// alu
module alu (
    input               i_clk,
    input               i_rst_n,
    input               i_valid,
    input signed [11:0] i_data_a,
    input signed [11:0] i_data_b,
    input        [2:0]  i_inst,
    output              o_valid,
    output       [11:0] o_data,
    output              o_overflow
);
For scale: ~27 flip-flops.
clock: 3.63 ns
lec_check: 0
abc_area: 1
cap_margin: 20
cell_pad_in_sites_detail_placement: 0
cell_pad_in_sites_global_placement: 0
core_aspect_ratio: 0.98
core_margin: 2
core_utilization: 66
cts_cluster_diameter: 29
gpl_routability_driven: 1
gpl_timing_driven: 1
hold_slack_margin: 0.29
max_routing_layer: met5
place_density: 0.61
setup_slack_margin: -0.3
slew_margin: 20
run.sh (not shown) runs the stock make flow with config.mk's settings and CLKGATE_MAP_FILE=.
The starting point aborted during clock tree synthesis (4_1_cts) with DPL-0038.
Change:
- ABC_AREA: 1 -> default
- CORE_ASPECT_RATIO: 0.98 -> default
- CORE_UTILIZATION: 66 -> 72
- CTS_CLUSTER_DIAMETER: 29 -> 28
- CTS_CLUSTER_SIZE: default -> 42
- HOLD_SLACK_MARGIN: 0.29 -> default
- PLACE_DENSITY: 0.61 -> default
- PLACE_DENSITY_LB_ADDON: default -> 0.19
- TNS_END_PERCENT: default -> 35
- clock period: 3.63 -> 9.36 ns (I/O delays scaled with it)
With this change the flow finished but failed the layout checks on negative setup slack.
Die area decreases by about a fifth.
Synthesized cell count decreases by a quarter to a third.
Synthesized area fell by a little under a tenth.
Change:
- CTS_CLUSTER_DIAMETER: 28 -> 219
- PLACE_DENSITY_LB_ADDON: 0.19 -> 0.24
- SETUP_SLACK_MARGIN: -0.3 -> 0.05
Now the flow ended with an error in global routing (5_1_grt) on GRT-0232.
Die area stays the same.
Area after synthesis is unchanged.
Synthesized cell count stays the same.
Change:
- CORE_UTILIZATION: 72 -> 54
- CTS_CLUSTER_SIZE: 42 -> 100
- PLACE_DENSITY_LB_ADDON: 0.24 -> default
- SETUP_SLACK_MARGIN: 0.05 -> -0.3
- TNS_END_PERCENT: 35 -> default
Effect: Now the flow completed, yet does not pass: negative setup slack. Die size rises by 32%. Synthesized area does not change. Synthesized cell count does not change.
Change:
- CELL_PAD_IN_SITES_DETAIL_PLACEMENT: 0 -> 1
- CORE_UTILIZATION: 54 -> 40
- CTS_CLUSTER_SIZE: 100 -> default
The new run finished but fails on negative setup slack.
Design area is about the same.
Worst setup slack loses 0.096 ns.
Clock-buffer cell count stays the same.
Wire length rises by about a fifth.
Die area rises by a quarter to a third.
Global-route usage falls by 4.8 points.
Clock skew falls by 0.0060 ns.

* * *

## JK
Starting RTL as in the previous note.
clock: 6.5 ns
lec_check: 0
cap_margin: 15
cell_pad_in_sites_detail_placement: 1
cell_pad_in_sites_global_placement: 2
core_margin: 2
core_utilization: 60
cts_cluster_diameter: 219
gpl_routability_driven: 1
gpl_timing_driven: 1
max_routing_layer: met5
place_density_lb_addon: 0.16
setup_slack_margin: 0.72
slew_margin: 20
JK did not make it past 3_1_place_gp_skip_io, where a tool error ended it.
--- input diff JK..MS ---
# JK
export LEC_CHECK = 0
export CAP_MARGIN = 15
export CELL_PAD_IN_SITES_DETAIL_PLACEMENT = 1
export CELL_PAD_IN_SITES_GLOBAL_PLACEMENT = 2
export CORE_MARGIN = 2
export CORE_UTILIZATION = 60
export CTS_CLUSTER_DIAMETER = 219
export GPL_ROUTABILITY_DRIVEN = 1
export GPL_TIMING_DRIVEN = 1
export MAX_ROUTING_LAYER = met5
export PLACE_DENSITY_LB_ADDON = 0.16
export SETUP_SLACK_MARGIN = 0.72
export SLEW_MARGIN = 20
create_clock -name core_clock -period 6.5 [get_ports {i_clk}]
# MS
export LEC_CHECK = 0
export ABC_AREA = 1
export CAP_MARGIN = 20
export CORE_MARGIN = 2
export CORE_UTILIZATION = 72
export SLEW_MARGIN = 20
create_clock -name core_clock -period 7.69 [get_ports {i_clk}]
==> comparison <==
MS is listed as incomplete: the tool reported an error in 4_1_cts and the run ended there. Summed standard-cell area reported by yosys is higher on MS. Synthesized cell count, MS and JK, lower one = JK. On count of distinct cell types in the synthesized netlist: between MS and JK, it ends up higher for JK. On MS: die area is about 10% lower than what JK gave. Compound-gate portion of the synthesized area: MS < JK. Proportion of synthesized flip-flops having asynchronous set or reset of MS is on par with JK. [compare] base=JK new=MS: chip width went down, mux share of post-synthesis cell area fell by 1.4 points, number of nets at floorplan picked up an extra about 25%.
Setup changes, MS to AL
# MS
export LEC_CHECK = 0
export ABC_AREA = 1
export CAP_MARGIN = 20
export CORE_MARGIN = 2
export CORE_UTILIZATION = 72
export SLEW_MARGIN = 20
create_clock -name core_clock -period 7.69 [get_ports {i_clk}]
# AL
export LEC_CHECK = 0
export CAP_MARGIN = 20
export CORE_MARGIN = 2
export CORE_UTILIZATION = 40
export SLEW_MARGIN = 20
create_clock -name core_clock -period 10.0 [get_ports {i_clk}]
Results
Status | MS and AL | clean except MS. Flow for MS halted at 4_1_cts, error code DPL-0038. When AL is set beside MS, its net count after synthesis turns out to be 392 smaller. Of MS and AL, the run reporting the higher post-synthesis share of cell area spent on and-or and or-and gates was AL. Against MS, AL comes in about 28% higher on die boundary height. Arithmetic-cell share of the synthesized area counting full adders, half adders and majority gates: AL vs MS up 3.0 points. Between MS and AL, the synthesized cell count is lower for AL. AL vs MS, routability congestion estimate from global placement went down by 0.30.
Input-level comparison between TR and AL:
# AL
export LEC_CHECK = 0
export CAP_MARGIN = 20
export CORE_MARGIN = 2
export CORE_UTILIZATION = 40
export SLEW_MARGIN = 20
create_clock -name core_clock -period 10.0 [get_ports {i_clk}]
# TR
export LEC_CHECK = 0
export CAP_MARGIN = 30
export CORE_ASPECT_RATIO = 0.5
export CORE_MARGIN = 8
export CORE_UTILIZATION = 58
export CTS_CLUSTER_DIAMETER = 394
export CTS_CLUSTER_SIZE = 98
export SETUP_SLACK_MARGIN = -0.68
export SLEW_MARGIN = 20
export TNS_END_PERCENT = 10
create_clock -name core_clock -period 10.0 [get_ports {i_clk}]
Results
No crash in TR: every stage finished, but the layout fails its final checks due to setup timing. Number of global-route vias before repair grows slightly when moving from AL to TR. Looking at area of all placed cells without fillers, TR sits below AL. Relative to AL, the final period demand of the worst path of TR is higher by 420 ps.

* * *

Starting RTL as in the previous note.
Settings: LEC_CHECK=0, CAP_MARGIN=20, CORE_MARGIN=2, CORE_UTILIZATION=66, SETUP_SLACK_MARGIN=-0.49, SLEW_MARGIN=20; clock period 8.53 ns.
The baseline completed, yet does not pass: negative setup slack.
Rerun with:
--- a/flow/config.mk
+++ b/flow/config.mk
@@ -10 +10,3 @@
-export CORE_UTILIZATION = 66
+export CORE_UTILIZATION = 71
+export CTS_CLUSTER_SIZE = 11
+export PLACE_DENSITY_LB_ADDON = 0.24
Outcome:
- This time the run did not get past global routing
- area after synthesis stays the same
- synthesized cell count is unchanged
- die area fell by a few percent
Rerun with:
--- a/flow/config.mk
+++ b/flow/config.mk
@@ -7,0 +8 @@
+export ABC_AREA = 1
@@ -10,4 +11 @@
-export CORE_UTILIZATION = 71
-export CTS_CLUSTER_SIZE = 11
-export PLACE_DENSITY_LB_ADDON = 0.24
-export SETUP_SLACK_MARGIN = -0.49
+export CORE_UTILIZATION = 68
==> flow/constraint.sdc (replaced) <==
create_clock -name core_clock -period 4.09 [get_ports {i_clk}]
set_input_delay 0.8180 -clock core_clock [delete_from_list [all_inputs] [get_ports {i_clk}]]
set_output_delay 0.8180 -clock core_clock [all_outputs]
set_load 0.01 [all_outputs]
- The changed run aborted during clock tree synthesis with DPL-0038
- area after synthesis goes up by 8.1%
- die area climbs by 12%
- synthesized cell count increases by 30%
Rerun with:
--- a/flow/config.mk
+++ b/flow/config.mk
@@ -8 +7,0 @@
-export ABC_AREA = 1
@@ -11 +10,2 @@
-export CORE_UTILIZATION = 68
+export CORE_UTILIZATION = 62
+export PLACE_DENSITY = 0.37
@@ -12,0 +13 @@
+export TNS_END_PERCENT = 20
==> flow/constraint.sdc (replaced) <==
create_clock -name core_clock -period 7.39 [get_ports {i_clk}]
set_input_delay 1.4780 -clock core_clock [delete_from_list [all_inputs] [get_ports {i_clk}]]
set_output_delay 1.4780 -clock core_clock [all_outputs]
set_load 0.01 [all_outputs]
Result: This time the run finished but failed the layout checks on negative setup slack. Synthesized area drops by a little under a tenth. Synthesized cell count goes down by a quarter to a third. Die size grows slightly.
Rerun with:
--- a/flow/config.mk
+++ b/flow/config.mk
@@ -10 +10,2 @@
-export CORE_UTILIZATION = 62
+export CORE_UTILIZATION = 72
+export CTS_CLUSTER_SIZE = 99
==> flow/constraint.sdc (replaced) <==
create_clock -name core_clock -period 9.23 [get_ports {i_clk}]
set_input_delay 1.8460 -clock core_clock [delete_from_list [all_inputs] [get_ports {i_clk}]]
set_output_delay 1.8460 -clock core_clock [all_outputs]
set_load 0.01 [all_outputs]
The changed run failed in global routing; synthesized area stays the same; die area drops by 13%; synthesized cell count stays the same.
Rerun with:
--- a/flow/config.mk
+++ b/flow/config.mk
@@ -10,3 +10,2 @@
-export CORE_UTILIZATION = 72
-export CTS_CLUSTER_SIZE = 99
-export PLACE_DENSITY = 0.37
+export CORE_UTILIZATION = 65
+export CTS_CLUSTER_DIAMETER = 50
@@ -14 +13 @@
-export TNS_END_PERCENT = 20
+export TNS_END_PERCENT = 5
==> flow/constraint.sdc (replaced) <==
create_clock -name core_clock -period 9.42 [get_ports {i_clk}]
set_input_delay 1.8840 -clock core_clock [delete_from_list [all_inputs] [get_ports {i_clk}]]
set_output_delay 1.8840 -clock core_clock [all_outputs]
set_load 0.01 [all_outputs]
Now the flow reached the layout checks and failed them: negative setup slack.
Die area came out higher by roughly a tenth.
Synthesized area does not change.
Synthesized cell count is unchanged.

* * *

## job 8901
The RTL this note starts from:
==> flow/design.v <==
module alu (
    input               i_clk,
    input               i_rst_n,
    input               i_valid,
    input signed [11:0] i_data_a,
    input signed [11:0] i_data_b,
    input        [2:0]  i_inst,
    output              o_valid,
    output       [11:0] o_data,
    output              o_overflow
);
reg  [11:0] o_data_w, o_data_r;
reg         o_valid_w, o_valid_r;
reg         o_overflow_w, o_overflow_r;
reg  [19:0] data_old;
reg         overflow_old;
wire [12:0] data_add, data_sub, data_mean;
wire [23:0] data_mul;
wire [19:0] data_mul_round;
wire [20:0] data_mac;
wire [11:0] data_a_abs, data_b_abs;
assign o_valid = o_valid_r;
assign o_data = o_data_r;
assign o_overflow = o_overflow_r;
assign data_add = {i_data_a[11], i_data_a} + {i_data_b[11], i_data_b};
assign data_sub = {i_data_a[11], i_data_a} - {i_data_b[11], i_data_b};
assign data_mul = {{12{i_data_a[11]}}, i_data_a} * {{12{i_data_b[11]}}, i_data_b};
assign data_mul_round = {data_mul[23], data_mul[23:5]} + {19'd0, data_mul[4]};
assign data_mac = {data_mul_round[19], data_mul_round} + {data_old[19], data_old};
assign data_mean = data_add >> 1;
assign data_a_abs = i_data_a[11]? ~(i_data_a)+12'd1: i_data_a;
assign data_b_abs = i_data_b[11]? ~(i_data_b)+12'd1: i_data_b;
always@(*) begin
  o_data_w = 12'd0;
  o_valid_w = i_valid;
  o_overflow_w = 1'b0;
  case(i_inst)
    3'b000: begin  
      o_overflow_w = ^data_add[12:11];
      o_data_w = data_add[11:0];
    end
    3'b001: begin  
      o_overflow_w = ^data_sub[12:11];
      o_data_w = data_sub[11:0];
    end
    3'b010: begin  
      o_data_w = data_mul_round[11:0];
      o_overflow_w = ~(data_mul_round[19:11] == 9'b1_1111_1111 | data_mul_round[19:11] == 9'b0_0000_0000);
    end
    3'b011: begin  
      o_data_w = data_mac[11:0]; 
      o_overflow_w = ~(data_mac[20:11] == 10'b11_1111_1111 | data_mac[20:11] == 10'b00_0000_0000) | overflow_old;
    end
    3'b100: begin  
      o_data_w = ~(i_data_a ^ i_data_b);
    end
    3'b101: begin  
      o_data_w = ~i_data_a[11]? i_data_a: 12'd0;
    end
    3'b110: begin  
      o_data_w = data_mean[11:0];
    end
    3'b111: begin  
      o_data_w = (data_a_abs >= data_b_abs)? data_a_abs: data_b_abs;
    end
  endcase
end
always@(posedge i_clk or negedge i_rst_n) begin
  if(~i_rst_n) begin
    o_data_r <= 12'd0;
    o_overflow_r <= 1'b0;
    o_valid_r <= 1'b0;
  end 
  else begin
    o_data_r <= o_data_w;
    o_overflow_r <= o_overflow_w;
    o_valid_r <= o_valid_w;
  end
end
always@(posedge i_clk or negedge i_rst_n) begin
  if(~i_rst_n) begin
    data_old <= 20'd0;
    overflow_old <= 1'b0;
  end
  else if(i_valid) begin
    if(i_inst == 3'b011)begin
      data_old <= {{8{o_data_w[11]}}, o_data_w};
      overflow_old <= o_overflow_w;
    end
    else begin
      data_old <= 20'd0;
      overflow_old <= 1'b0;
    end
  end
end
endmodule
clock: 10.0 ns
lec_check: 0
cap_margin: 20
core_aspect_ratio: 0.9
core_margin: 2
core_utilization: 40
cts_cluster_diameter: 84
gpl_routability_driven: 0
gpl_timing_driven: 0
hold_slack_margin: 0.01
max_routing_layer: met4
min_routing_layer: met2
place_density: 0.54
slew_margin: 20
tns_end_percent: 10
Every stage of job 8901 finished as expected; the final checks, on the other hand, flagged DRC, which means the layout fails.
Relative to job 8901, the following input files were edited for job 7269:
# job 8901
export LEC_CHECK = 0
export CAP_MARGIN = 20
export CORE_ASPECT_RATIO = 0.9
export CORE_MARGIN = 2
export CORE_UTILIZATION = 40
export CTS_CLUSTER_DIAMETER = 84
export GPL_ROUTABILITY_DRIVEN = 0
export GPL_TIMING_DRIVEN = 0
export HOLD_SLACK_MARGIN = 0.01
export MAX_ROUTING_LAYER = met4
export MIN_ROUTING_LAYER = met2
export PLACE_DENSITY = 0.54
export SLEW_MARGIN = 20
export TNS_END_PERCENT = 10
create_clock -name core_clock -period 10.0 [get_ports {i_clk}]
# job 7269
export LEC_CHECK = 0
export ABC_AREA = 1
export CAP_MARGIN = 20
export CORE_MARGIN = 2
export CORE_UTILIZATION = 72
export SLEW_MARGIN = 20
export TNS_END_PERCENT = 5
create_clock -name core_clock -period 4.09 [get_ports {i_clk}]
==> results <==
Complex-gate fraction of the synthesized area: job 8901 and job 7269 compared, lower one is job 7269. Relative to job 8901, multiplexer fraction of the synthesized cell area decreased by 1.4 points in job 7269. Synthesized area (job 7269 / job 8901): 1.08. Per the comparison of job 7269 with job 8901, area fraction in full adders, half adders and majority gates went down; synthesized cell count went up; core footprint went down; vertical die dimension went down. Going from job 8901 to job 7269, sequential element share of the synthesized area shrinks by 0.48 points. The log for job 7269 ends in 4_1_cts with error DPL-0038, so the run never completed. Job 7269 vs job 8901: post-synth area from yosys stat up. From job 8901 to job 7269 the numbers moved as follows: total nets after synthesis went up 392, number of cells in Yosys stat went up 30%.
#### Input delta (job 5314 over job 7269)
# job 7269
export LEC_CHECK = 0
export ABC_AREA = 1
export CAP_MARGIN = 20
export CORE_MARGIN = 2
export CORE_UTILIZATION = 72
export SLEW_MARGIN = 20
export TNS_END_PERCENT = 5
create_clock -name core_clock -period 4.09 [get_ports {i_clk}]
# job 5314
export LEC_CHECK = 0
export ABC_AREA = 1
export CAP_MARGIN = 40
export CORE_MARGIN = 2
export CORE_UTILIZATION = 72
export CTS_CLUSTER_SIZE = 11
export SETUP_SLACK_MARGIN = 0.6
export SLEW_MARGIN = 20
create_clock -name core_clock -period 7.69 [get_ports {i_clk}]
Results
Run status, job 5314: aborted in 4_1_cts, error DPL-0038. Delta (job 5314 minus job 7269): die size held, count of placed standard cells including taps saw a decrease, synthesized-area fraction occupied by and/or/nand/nor cells now sits at about the same level. Total cell area at the placement stage (higher): job 7269. Of job 7269 and job 5314, the lower total half-perimeter wirelength after legalization and detailed placement belongs to job 5314. From job 5314 to job 7269, cell count listed in synth_stat.txt did not move at all. In job 5314 relative to job 7269, global placement routability congestion had gone up by a few percent. Reported for job 7269 and job 5314, proportion of synthesized chip area in sequential cells turned out identical to the last digit. Compared with job 7269, job 5314 shows post-place setup slack higher by 3.11 ns. From job 7269 to job 5314, area figure in the yosys stat output did not move at all.
Input changes introduced in job 2113 (baseline for comparison: job 5314):
# job 5314
export LEC_CHECK = 0
export ABC_AREA = 1
export CAP_MARGIN = 40
export CORE_MARGIN = 2
export CORE_UTILIZATION = 72
export CTS_CLUSTER_SIZE = 11
export SETUP_SLACK_MARGIN = 0.6
export SLEW_MARGIN = 20
create_clock -name core_clock -period 7.69 [get_ports {i_clk}]
# job 2113
export LEC_CHECK = 0
export ABC_AREA = 1
export CAP_MARGIN = 20
export CORE_MARGIN = 2
export CORE_UTILIZATION = 72
export CTS_CLUSTER_DIAMETER = 394
export SETUP_SLACK_MARGIN = 1.16
export SLEW_MARGIN = 20
create_clock -name core_clock -period 4.09 [get_ports {i_clk}]
- Summary of job 2113 over job 5314: post-synthesis cell count from yosys has remained practically unchanged, synthesized area per cell has remained practically unchanged, routability congestion estimate has increased, die width has remained practically unchanged.
- | simple logic cell fraction of the synthesized area | job 5314 vs job 2113 | ≈ equal |
- Changes observed in job 2113 relative to job 5314: die area closely matched the old numbers; die extent in y closely matched the old numbers.
- Reported for job 5314 and job 2113, sequential share of the synthesized area turned out identical to the last digit.
- From job 2113 to job 5314, cell area after technology mapping did not move at all.
- As far as gate count of the mapped netlist goes, job 5314 and job 2113 are indistinguishable; the numbers are identical.
- Job 2113 -> job 5314: number of synthesized register bits delta 0, exact match
- Status(job 2113) = ERROR, stage = 3_5_place_dp
